==> inputs of trial 60 <==
## tlb
module tlb
(
    input  wire                      clk,
    input  wire [               18:0] s0_vppn    ,
    input  wire                       s0_va_bit12,
    input  wire [                9:0] s0_asid    ,
    output wire                       s0_found   ,
    output wire [$clog2(16)-1:0] s0_index   ,  
    output wire [               19:0] s0_ppn     ,
    output wire [                5:0] s0_ps      ,
    output wire [                1:0] s0_plv     ,
    output wire [                1:0] s0_mat     ,
    output wire                       s0_d       ,
    output wire                       s0_v       ,
    input  wire [               18:0] s1_vppn    ,
    input  wire                       s1_va_bit12,
    input  wire [                9:0] s1_asid    ,
    output wire                       s1_found   ,
    output wire [$clog2(16)-1:0] s1_index   ,
    output wire [               19:0] s1_ppn     ,
    output wire [                5:0] s1_ps      ,
    output wire [                1:0] s1_plv     ,
    output wire [                1:0] s1_mat     ,
    output wire                       s1_d       ,
    output wire                       s1_v       ,
  ...
clock: 10.0 ns
lec_check: 0
cap_margin: 5
core_margin: 2
core_utilization: 40
max_routing_layer: met4
setup_slack_margin: 1.31
slew_margin: 10
tns_end_percent: 95
run.sh (not shown) runs the stock make flow with config.mk's settings and CLKGATE_MAP_FILE=.
==> inputs of trial 75, as changes to trial 60 <==
==> flow/config.mk (replaced) <==
export PLATFORM = sky130hd
export DESIGN_NAME = tlb
export DESIGN_NICKNAME = tlb
export VERILOG_FILES = /design/flow/design.v
export SDC_FILE = /design/flow/constraint.sdc
export NUM_CORES = 4
export LEC_CHECK = 0
export CAP_MARGIN = 15
export CELL_PAD_IN_SITES_DETAIL_PLACEMENT = 0
export CELL_PAD_IN_SITES_GLOBAL_PLACEMENT = 1
export CORE_ASPECT_RATIO = 0.71
export CORE_MARGIN = 2
export CORE_UTILIZATION = 66
export CTS_CLUSTER_SIZE = 57
export GPL_ROUTABILITY_DRIVEN = 0
export PLACE_DENSITY = 0.65
export SETUP_SLACK_MARGIN = 1.46
export SLEW_MARGIN = 20
export TNS_END_PERCENT = 45
==> flow/constraint.sdc (replaced) <==
create_clock -name core_clock -period 5.57 [get_ports {clk}]
set_input_delay 1.1140 -clock core_clock [delete_from_list [all_inputs] [get_ports {clk}]]
set_output_delay 1.1140 -clock core_clock [all_outputs]
set_load 0.01 [all_outputs]
==> job_summary.md <==
### Flow metrics

| Metric | Value |
|---|---|
| Initial antenna violation count | `35` |
| Non-clk buf share | `16.7%` |
| Setup ws final | `-2.14 ns` |
| Switching power total | `7.05 mW` |
| Final setup viols | `67` |
| Largest net degree at the start of global routing | `77` |
| Placed insts | `9167` |
| Status | `complete, but fails checks` |
| Logic pwr share | `14.4%` |
| Fail Reasons | `negative setup slack` |
| Placed cell area | `0.0997 sq mm` |
| Postcts setup bufs | `128` |
-- figures above: trial 75

==> job_summary.md <==
### Flow metrics

| Metric | Value |
|---|---|
| DP Wirelength | `227000 um` |
| Hold path cells | `2` |
| Final setup viols | `0` |
| Logic pwr share | `11.3%` |
| Switching power total | `3.68 mW` |
| Placed insts | `9492` |
| Postcts setup bufs | `121` |
| # Max-Cap Violations | `0` |
| Status | `timing/DRC/antenna clean` |
| Non-clk buf share | `11.1%` |
-- figures above: trial 60


* * *

==> run M: inputs <==
Starting RTL as in the previous note.
## tlb
module tlb
(
    input  wire                      clk,
    input  wire [               18:0] s0_vppn    ,
    input  wire                       s0_va_bit12,
    input  wire [                9:0] s0_asid    ,
    output wire                       s0_found   ,
    output wire [$clog2(16)-1:0] s0_index   ,  
    output wire [               19:0] s0_ppn     ,
    output wire [                5:0] s0_ps      ,
    output wire [                1:0] s0_plv     ,
    output wire [                1:0] s0_mat     ,
    output wire                       s0_d       ,
    output wire                       s0_v       ,
    input  wire [               18:0] s1_vppn    ,
    input  wire                       s1_va_bit12,
    input  wire [                9:0] s1_asid    ,
    output wire                       s1_found   ,
    output wire [$clog2(16)-1:0] s1_index   ,
    output wire [               19:0] s1_ppn     ,
    output wire [                5:0] s1_ps      ,
    output wire [                1:0] s1_plv     ,
    output wire [                1:0] s1_mat     ,
    output wire                       s1_d       ,
    output wire                       s1_v       ,
    input  wire                      invtlb_valid,
    input  wire [               4:0] invtlb_op   ,
    input  wire                       we     ,
    input  wire [$clog2(16)-1:0] w_index,
    input  wire                       w_e    ,
    input  wire [               18:0] w_vppn ,
    input  wire [                5:0] w_ps   ,
    input  wire [                9:0] w_asid ,
    input  wire                       w_g    ,
    input  wire [               19:0] w_ppn0 ,
    input  wire [                1:0] w_plv0 ,
    input  wire [                1:0] w_mat0 ,
  ...
clock: 6.36 ns
lec_check: 0
abc_area: 0
cap_margin: 35
cell_pad_in_sites_detail_placement: 2
cell_pad_in_sites_global_placement: 1
core_aspect_ratio: 1.18
core_margin: 6
core_utilization: 37
cts_cluster_diameter: 100
cts_cluster_size: 77
gpl_routability_driven: 1
hold_slack_margin: -0.01
min_routing_layer: met2
place_density: 0.9
setup_slack_margin: 0.79
slew_margin: 30
tns_end_percent: 90
==> run A: changes against run M <==
Settings changed: ABC_AREA 0 to not set, CAP_MARGIN 35 to 20, CELL_PAD_IN_SITES_DETAIL_PLACEMENT 2 to not set, CELL_PAD_IN_SITES_GLOBAL_PLACEMENT 1 to not set, CORE_ASPECT_RATIO 1.18 to not set, CORE_MARGIN 6 to 2, CORE_UTILIZATION 37 to 40, CTS_CLUSTER_DIAMETER 100 to not set, CTS_CLUSTER_SIZE 77 to not set, GPL_ROUTABILITY_DRIVEN 1 to not set, HOLD_SLACK_MARGIN -0.01 to not set, MIN_ROUTING_LAYER met2 to not set, PLACE_DENSITY 0.9 to not set, SETUP_SLACK_MARGIN 0.79 to 0.3, SLEW_MARGIN 30 to 20, TNS_END_PERCENT 90 to not set.
==> flow/constraint.sdc (replaced) <==
create_clock -name core_clock -period 9.89 [get_ports {clk}]
set_input_delay 1.9780 -clock core_clock [delete_from_list [all_inputs] [get_ports {clk}]]
set_output_delay 1.9780 -clock core_clock [all_outputs]
set_load 0.01 [all_outputs]
==> out/qor.csv <==
metric,value,unit
die area,0.2417,sq mm
core box area,0.2277,sq mm
Err,[ERROR GRT-0116] Global routing finished with congestion. Check the congestion regions in the DRC Viewer.,
status,did not finish,
Area after DPL,0.1016,sq mm
Die X,453.5,microns
dpl ws,-2.353,ns
failing step,5_1_grt,
Most Crowded Layer GR,met3,
[end of results for run M]
==> out/qor.csv <==
metric,value,unit
status,timing/DRC/antenna clean,
Most Crowded Layer GR,met2,
core box area,0.2119,sq mm
CP cell instances,"clkdlybuf4s15_1, buf_4, xor2_1, nor4_1, a41oi_1, buf_4, nor4_1, buf_4, nor4_1, o41ai_4, buf_4, buf_16, mux2i_1, nand2_1, o21ai_0, buf_4, mux2i_1, clkdlybuf4s50_1",
Area after DPL,0.09470,sq mm
dpl ws,-0.2093,ns
die area,0.2164,sq mm
worst flop-to-flop path endpoint,tlb_e[15],
Die X,465.2,microns
post-cts resize count,30,
[end of results for run A]
No activity file was given, so power comes from the tool's default toggle rates.
